==> build 48: inputs <==
// mips_cpu
module mips_cpu (
  input         clk,
  input         rst,
  output [31:0] imem_addr,
  input  [31:0] imem_rdata,
  output [31:0] dmem_addr,
  output [31:0] dmem_wdata,
  output        dmem_we,
  output        dmem_re,
  input  [31:0] dmem_rdata,
  output        reg_we,
  output [4:0]  reg_waddr,
  output [31:0] reg_wdata
);
clock: 2.22 ns
lec_check: 0
abc_area: 1
cap_margin: 20
core_margin: 2
core_utilization: 72
cts_cluster_diameter: 336
cts_cluster_size: 97
place_density: 0.37
slew_margin: 20
run.sh (not shown) runs the stock make flow with config.mk's settings and CLKGATE_MAP_FILE=.
==> trial 57: changes against build 48 <==
ABC_AREA = not set   (was 1)
CORE_UTILIZATION = 58   (was 72)
CTS_CLUSTER_DIAMETER = not set   (was 336)
CTS_CLUSTER_SIZE = not set   (was 97)
PLACE_DENSITY = not set   (was 0.37)
==> flow/constraint.sdc (replaced) <==
create_clock -name core_clock -period 6.04 [get_ports {clk}]
set_input_delay 1.2080 -clock core_clock [delete_from_list [all_inputs] [get_ports {clk}]]
set_output_delay 1.2080 -clock core_clock [all_outputs]
set_load 0.01 [all_outputs]
==> trial 5: changes against build 48 <==
ABC_AREA = not set   (was 1)
CORE_UTILIZATION = 40   (was 72)
CTS_CLUSTER_DIAMETER = not set   (was 336)
CTS_CLUSTER_SIZE = not set   (was 97)
PLACE_DENSITY = 0.6   (was 0.37)
==> flow/constraint.sdc (replaced) <==
create_clock -name core_clock -period 10.5 [get_ports {clk}]
set_input_delay 2.1000 -clock core_clock [delete_from_list [all_inputs] [get_ports {clk}]]
set_output_delay 2.1000 -clock core_clock [all_outputs]
set_load 0.01 [all_outputs]
==> qor summary <==
|  | build 48 | trial 57 | trial 5 |
|---|---|---|---|
| Resized Gates After CTS | - | 952 | 4 |
| Chip footprint | 0.04105 sq mm | 0.05122 sq mm | 0.07382 sq mm |
| Distinct cells, synth | 61 | 106 | 106 |
| Dpl cells | - | 4854 | 4470 |
| Fraction of post-synthesis cell area in the top cell type by area | 0.2706 | 0.2682 | 0.2682 |
| Syn avg cell area | 6.406 sq um | 8.812 sq um | 8.812 sq um |
| Setup Slack @ Placement | - | -1800 ps | -216.5 ps |
| H-tree depth | - | 1 | 1 |
| Yosys stat area | 0.02840 sq mm | 0.02866 sq mm | 0.02866 sq mm |
| Global placer's final weighted congestion | 1.273 | 1.323 | 1.087 |
| Post-synth mux share | 0 | 0.1436 | 0.1436 |
| Floorplan-stage core utilization | 0.7315 | 0.5868 | 0.4024 |
| Post-synthesis share of cell area spent on full adders, half adders and majority gates | 0.06114 | 0.06058 | 0.06058 |
| And-or/or-and share of the synthesized area | 0.1969 | 0.2396 | 0.2396 |
| CTS buffer count | - | 26 | 31 |
| Cell Rows | 72 | 81 | 98 |
| Cell chosen for the clock root | - | clkbuf_16 | clkbuf_16 |
| Netlist area before placement | 0.02840 sq mm | 0.02866 sq mm | 0.02866 sq mm |
| Cts-stage hold buffer count | - | 0 | 0 |
| # Cells Yosys | 4434 | 3253 | 3253 |
| Overall die width | 202.6 um | 226.3 um | 271.7 um |
| Outcome | aborted with a tool error | aborted with a tool error | finished clean |
| Stage where the flow stopped | 3_5_place_dp | 5_1_grt | - |
| Gate count of the mapped netlist | 4434 | 3253 | 3253 |
| Detailed placer's ending HPWL | - | 126300 um | 134200 um |
| Core ar. | 0.03883 sq mm | 0.04885 sq mm | 0.07124 sq mm |
| Synth Seq Share | 0.2932 | 0.2905 | 0.2905 |

========
==> inputs of run B <==
==> flow/design.v <==
module Adder(
	input [31:0] in1,
	input [31:0] in2, 
	output [31:0] out);
	assign out = in1+in2;
endmodule 
module And(
	input a,
	input b,
	output c);
	assign c = a&b;
endmodule 
module BranchPC (
	input [31:0] pcPlus4,
	input [31:0] imm,
	output reg [31:0] branchPc);
	always @(pcPlus4 or imm) begin
		branchPc = pcPlus4 + (imm<<2);
	end
endmodule
module JumpPC(
	input [31:0] nextPc,
	input [31:0] inst,
	output reg [31:0] jumpPc);
	always @(nextPc or inst) begin
		jumpPc[1:0] = 2'b00;
		jumpPc[27:2] = inst[25:0];
		jumpPc[31:28] = nextPc[31:28];
	end 
endmodule 
module Mux5 (
	input [4:0] in1,
	input [4:0] in2, 
	input sel,
	output reg [4:0] out);
	always @(in1 or in2 or sel) begin
		if(sel == 0) begin out = in1; end
		else begin out = in2; end
	end
endmodule 
module Mux32 (
	input [31:0] in1,
	input [31:0] in2, 
	input sel,
	output reg [31:0] out);
	always @(in1 or in2 or sel) begin
		if(sel == 0) begin out = in1; end
		else begin out = in2; end
	end
endmodule 
module SignExtend16(
	input [15:0] in,
	output reg [31:0] out);
	always @(in) begin
		out[15:0] = in;
		out[31:16] = {16{in[15]}};
	end
endmodule
module ALU_Control(
	input [5:0] opcode,
	input [5:0] funct,
	output reg[5:0] CONTROL_ALU_BITS);
	always @(opcode or funct) begin
		case(opcode)
			6'b000000:  
				begin CONTROL_ALU_BITS = funct; end
			6'b001000:  
				begin CONTROL_ALU_BITS = 6'b100000; end
			6'b001001:  
				begin CONTROL_ALU_BITS = 6'b100001; end
			6'b001100:  
				begin CONTROL_ALU_BITS = 6'b100100; end
			6'b001101:  
				begin CONTROL_ALU_BITS = 6'b100101; end
			6'b001010:  
				begin CONTROL_ALU_BITS = 6'b101010; end
			6'b001011:  
				begin CONTROL_ALU_BITS = 6'b101011; end
			6'b001110:  
				begin CONTROL_ALU_BITS = 6'b100110; end
			6'b100000, 6'b100011, 6'b101000, 6'b101011:  
				begin CONTROL_ALU_BITS = 6'b100001; end
			6'b001111:  
				begin CONTROL_ALU_BITS = 6'b111000; end
			6'b000100:  
				begin CONTROL_ALU_BITS = 6'b110000; end
			6'b000101:  
				begin CONTROL_ALU_BITS = 6'b110001; end
			6'b000111:  
				begin CONTROL_ALU_BITS = 6'b110010; end
			6'b000110:  
				begin CONTROL_ALU_BITS = 6'b110011; end
			6'b000001:  
				begin CONTROL_ALU_BITS = funct; end
			default: CONTROL_ALU_BITS = 6'b111111;
		endcase
	end
endmodule
module ALU (
	input signed [31:0] in1,
	input signed [31:0] in2,
	input [5:0] CONTROL_ALU_BITS,
	output reg[31:0] out, 
	output reg zero);
	reg [31:0] unsigned_in1;
	reg [31:0] unsigned_in2;
	always @(in1 or in2 or CONTROL_ALU_BITS) begin
		unsigned_in1 = in1;
		unsigned_in2 = in2;
		out = 32'd0; zero = 1'b0;
		case(CONTROL_ALU_BITS) 
			6'b100000:    
				begin out = in1 + in2; zero = 1'b0; end
			6'b100001:    
				begin out = in1 + in2; zero = 1'b0; end 
			6'b100100:    
				begin out = in1 & in2; zero = 1'b0; end
			6'b100101:    
				begin out = in1 | in2; zero = 1'b0; end
			6'b100110:    
				begin out = in1 ^ in2; zero = 1'b0; end
			6'b100010:    
				begin out = in1 - in2; zero = 1'b0; end
			6'b100011:    
				begin out = in1 - in2; zero = 1'b0; end
			6'b000000, 6'b000100:    
				begin out = unsigned_in1 << unsigned_in2; zero = 1'b0; end
			6'b000011:    
				begin out = unsigned_in1 >> unsigned_in2; zero = 1'b0; end
			6'b000010:    
				begin out = unsigned_in1 >> unsigned_in2; zero = 1'b0; end
			6'b000110:    
				begin out = unsigned_in1 >> unsigned_in2; zero = 1'b0; end
			6'b101010:   
				begin if (in1<in2) begin out = 32'd1; end else begin out = 32'd0; end zero=1'b0; end
			6'b101011:    
				begin 
					if (unsigned_in1<unsigned_in2) begin out = 32'd1; end else begin out = 32'd0; end zero=1'b0; end
			6'b001000:  
				begin out = in1; zero=1'b0; end
			6'b111000:  
				begin out = {in2[15:0], 16'd0}; zero=1'b0; end
			6'b110000:  
				begin out = 32'd0; zero = in1 == in2; end
			6'b110001:  
				begin out = 32'd0; zero = in1 != in2; end
			6'b110010:  
				begin out = 32'd0; zero = in1 > 0; end
			6'b110011:  
				begin out = 32'd0; zero = in1 <= 0; end
			6'b110100:  
				begin out = 32'd0; zero = in1 >= 0; end
			6'b110101:  
				begin out = 32'd0; zero = in1 < 0; end
			default: begin out = 32'd0; zero = 1'b0; end
		endcase
	end
endmodule 
module RegisterFile(
	input Clk,
	input Rst,
	input [4:0] readReg1,
	input [4:0] readReg2,
	input [4:0] writeReg,
	input [31:0] writeData,
	input CONTROL_REG_WRITE,
	output reg[31:0] readData1,
	output reg[31:0] readData2);
	reg [31:0] memory[7:0];
	integer i;
	always @(posedge Clk) begin
		if (Rst) begin
			for (i = 0; i < 8; i = i + 1) memory[i] <= (i == 1) ? 32'h00000001 : 32'h00000000;
		end else if (CONTROL_REG_WRITE == 1) begin
			memory[writeReg[2:0]] <= writeData;
		end
	end
	always @(*) begin
		readData1 = memory[readReg1[2:0]];
		readData2 = memory[readReg2[2:0]];
	end
endmodule 
module Core
(
  input Clk,
  input Rst,
  input [31:0] instruction,
  input [31:0] regData1,
  input [31:0] regData2,
  input [31:0] ramOutput,
  output reg CONTROL_REG_WRITE,
  output reg CONTROL_MEM_READ,
  output reg CONTROL_MEM_WRITE,
  output reg CONTROL_BRANCH,
  output reg [4:0] readReg1,
  output reg [4:0] readReg2,
  output [4:0] writeReg,
  output [31:0] aluOutput,
  output [31:0] writeRegData,
  output reg [31:0] PC
);
	reg CONTROL_REG_DST, CONTROL_ALU_SRC, CONTROL_MEM_TO_REG;
	reg CONTROL_JUMP, CONTROL_JUMP_REGISTER, CONTROL_LINK;
	wire CONTROL_BRANCH_SELECT;
	wire [5:0] CONTROL_ALU_BITS;
	reg [5:0] funct;
	wire [31:0] aluInput1;
	wire [31:0] aluInput2;
	wire aluZero;
	wire [31:0] pcPlus4;
	wire [31:0] jumpPc;
	wire [31:0] branchPc;
	wire [31:0] afterBranchPc;
	wire [31:0] nextPc;
	wire [31:0] afterJumpPc;
	reg [5:0]opcode;reg [4:0]s;reg [4:0]t;reg [4:0]d;reg [15:0]immediate;reg [4:0] shift;
	wire [31:0] signExtendedImmediate;
	Mux5 writeRegMux(t, d, CONTROL_REG_DST, writeReg);
	Mux32 alu1Mux(regData1, 32'd0, 1'b0, aluInput1);
	Mux32 alu2Mux(regData2, signExtendedImmediate, CONTROL_ALU_SRC, aluInput2);
	SignExtend16 immSignExtend(immediate, signExtendedImmediate);
	ALU_Control aluControl(opcode, funct, CONTROL_ALU_BITS);
	ALU alu(aluInput1, aluInput2, CONTROL_ALU_BITS, aluOutput, aluZero);
	wire [31:0] tempPc = PC;
	wire [31:0] tempIns = instruction;
	Adder pcAdder(tempPc, 32'h00000004, pcPlus4);
	JumpPC gettingJumpPc(pcPlus4, tempIns, jumpPc);
	BranchPC gettingBranchPc(pcPlus4, signExtendedImmediate, branchPc);
	And branchAnd(aluZero, CONTROL_BRANCH, CONTROL_BRANCH_SELECT);
	Mux32 branchSelectPC(pcPlus4, branchPc, CONTROL_BRANCH_SELECT, afterBranchPc);
	Mux32 jumpSelectPC(afterBranchPc, jumpPc, CONTROL_JUMP, afterJumpPc);
	Mux32 jumpRegisterSelectPC(afterJumpPc, aluOutput, CONTROL_JUMP_REGISTER, nextPc);
	wire[31:0] afterMemOutput;
	Mux32 writeRegDataMux(aluOutput, ramOutput, CONTROL_MEM_TO_REG, afterMemOutput);
	Mux32 writeLinkPCMux(afterMemOutput, pcPlus4, CONTROL_LINK, writeRegData);
	always @(posedge Clk) begin
		if (Rst) PC <= 32'h00000000;
		else PC <= nextPc;
	end
	always @(*) begin
		opcode = instruction[31:26];
		s = instruction[25:21];
		readReg1 = instruction[25:21];
		readReg2 = instruction[20:16];
		t = instruction[20:16];
		d = instruction[15:11];
		immediate = instruction[15:0];
		shift = instruction[10:6];
		funct = instruction[5:0];
		CONTROL_REG_DST = 0;
		CONTROL_ALU_SRC = 0;
		CONTROL_REG_WRITE = 0;
		CONTROL_MEM_TO_REG = 0;
		CONTROL_MEM_READ = 0;
		CONTROL_MEM_WRITE = 0;
		CONTROL_BRANCH = 0;
		CONTROL_JUMP = 0;
		CONTROL_LINK = 0;
		CONTROL_JUMP_REGISTER = 0;
		case(opcode)
			6'b000000:  begin      
				CONTROL_REG_DST = 1;
				if(funct == 6'b001000) begin CONTROL_JUMP_REGISTER = 1'b1; CONTROL_REG_WRITE = 1'b0; end
				else begin CONTROL_JUMP_REGISTER = 1'b0; CONTROL_REG_WRITE = 1'b1; end
				end
			6'b001000, 6'b001001, 6'b001100, 6'b001101, 6'b001010, 6'b001011, 6'b001110:  begin      
				CONTROL_ALU_SRC = 1;
				CONTROL_REG_WRITE = 1;
				end
			6'b100000, 6'b100011: begin   
				CONTROL_ALU_SRC = 1;
				CONTROL_REG_WRITE = 1;
				CONTROL_MEM_TO_REG = 1;
				CONTROL_MEM_READ = 1;
				end
			6'b101000, 6'b101011: begin   
				CONTROL_ALU_SRC = 1;
				CONTROL_MEM_WRITE = 1;
				end
			6'b001111: begin   
				CONTROL_ALU_SRC = 1;
				CONTROL_REG_WRITE = 1;
				end
			6'b000010: begin   
				CONTROL_JUMP = 1;
				end
			6'b000011: begin  
				d = 5'h1f;
				CONTROL_REG_DST = 1;
				CONTROL_REG_WRITE = 1;
				CONTROL_JUMP = 1;
				CONTROL_LINK = 1;
				end
			6'b000100, 6'b000111, 6'b000110, 6'b000101: begin  
				CONTROL_BRANCH = 1;
				end
			6'b000001: begin  
				funct = 6'b111111;
				if (t==5'b00000) begin CONTROL_BRANCH = 1; funct=6'b110100; end
				if (t==5'b10000) begin CONTROL_BRANCH = 1; CONTROL_LINK = 1; CONTROL_REG_WRITE = 1; CONTROL_REG_DST = 1; d = 5'h1f; funct=6'b110100; end
				if (t==5'b00001) begin CONTROL_BRANCH = 1; funct=6'b110101; end
				if (t==5'b10001) begin CONTROL_BRANCH = 1; CONTROL_LINK = 1; CONTROL_REG_WRITE = 1; CONTROL_REG_DST = 1; d = 5'h1f; funct=6'b110101; end
				end
			default: ;
		endcase
	end
endmodule
module mips_cpu (
  input         clk,
  input         rst,
  output [31:0] imem_addr,
  input  [31:0] imem_rdata,
  output [31:0] dmem_addr,
  output [31:0] dmem_wdata,
  output        dmem_we,
  output        dmem_re,
  input  [31:0] dmem_rdata,
  output        reg_we,
  output [4:0]  reg_waddr,
  output [31:0] reg_wdata
);
  wire [4:0] readReg1, readReg2;
  wire [31:0] regData1, regData2;
  wire branch;
  RegisterFile register(clk, rst, readReg1, readReg2, reg_waddr, reg_wdata, reg_we, regData1, regData2);
  Core core(clk, rst, imem_rdata, regData1, regData2, dmem_rdata, reg_we, dmem_re, dmem_we,
    branch, readReg1, readReg2, reg_waddr, dmem_addr, reg_wdata, imem_addr);
  assign dmem_wdata = regData2;
endmodule
==> flow/run.sh <==
#!/bin/bash
# the make line also repeats each setting of config.mk as NAME=value (left out here)
make -C /OpenROAD-flow-scripts/flow DESIGN_CONFIG=/design/flow/config.mk WORK_HOME=/design/flow/orfs CLKGATE_MAP_FILE= finish
==> flow/config.mk <==
export PLATFORM = sky130hd
export DESIGN_NAME = mips_cpu
export DESIGN_NICKNAME = mips_cpu
export VERILOG_FILES = /design/flow/design.v
export SDC_FILE = /design/flow/constraint.sdc
export NUM_CORES = 4
export LEC_CHECK = 0
export CAP_MARGIN = 25
export CORE_ASPECT_RATIO = 0.91
export CORE_MARGIN = 2
export CORE_UTILIZATION = 40
export GPL_TIMING_DRIVEN = 0
export SLEW_MARGIN = 20
==> flow/constraint.sdc <==
create_clock -name core_clock -period 10.5 [get_ports {clk}]
set_input_delay 2.1000 -clock core_clock [delete_from_list [all_inputs] [get_ports {clk}]]
set_output_delay 2.1000 -clock core_clock [all_outputs]
set_load 0.01 [all_outputs]
==> run H (differences from run B) <==
- CAP_MARGIN: 25 -> 20
- CORE_ASPECT_RATIO: 0.91 -> unset
- CORE_UTILIZATION: 40 -> 54
- GPL_TIMING_DRIVEN: 0 -> unset
- HOLD_SLACK_MARGIN: unset -> 0.29
- PLACE_DENSITY: unset -> 0.6
- TNS_END_PERCENT: unset -> 5
==> flow/constraint.sdc (replaced) <==
create_clock -name core_clock -period 5.81 [get_ports {clk}]
set_input_delay 1.1620 -clock core_clock [delete_from_list [all_inputs] [get_ports {clk}]]
set_output_delay 1.1620 -clock core_clock [all_outputs]
set_load 0.01 [all_outputs]
==> qor summary <==
| quantity | run H | run B |
|---|---|---|
| Run status | did not finish | failed layout checks |
| Failing step | global routing | - |
| Reasons for failing layout checks | - | setup timing |
| Max Buffers Root-to-Sink | 3 | 3 |
| Number of synthesized register bits | 288 | 288 |
| AND-OR/OR-AND Cells, Area Fraction | 24.0% | 24.0% |
| Floorplan die height | 234 um | 259 um |
| Count of buffers added by post-CTS timing repair for setup | 81 | 32 |
| Sink count of the clock tree | 288 | 288 |
| Total half-perimeter wirelength after legalization and detailed placement | 135000 um | 149000 um |
| Pre-CTS worst setup slack | -2.23 ns | -3.10 ns |
| Number of hold-repair buffers added at the cts stage | 0 | 0 |
| Init Core Util | 54.5% | 40.5% |
| Rows | 84 | 93 |
| Avg Cell Area, Syn | 8.81 um2 | 8.81 um2 |
| And+or+nand+nor area frac | 19.0% | 19.0% |
| Count of buffers inserted at the top-level ports | 201 | 195 |
| Die Footprint | 54900 um2 | 73800 um2 |
| Post-Place Cell Area | 39300 um2 | 32200 um2 |
| Post-synth seq share | 29.1% | 29.1% |
| Core Box Area | 52600 um2 | 70900 um2 |
| Overall die width | 234 um | 285 um |
| Placed Instances | 4964 | 4416 |
| Mux cell area share after synthesis | 14.4% | 14.4% |
| GPL Wtd Cong | 1.27 | 1.10 |
| Quantity of gates resized following cts | 539 | 194 |
| Total CTS buffers | 25 | 29 |
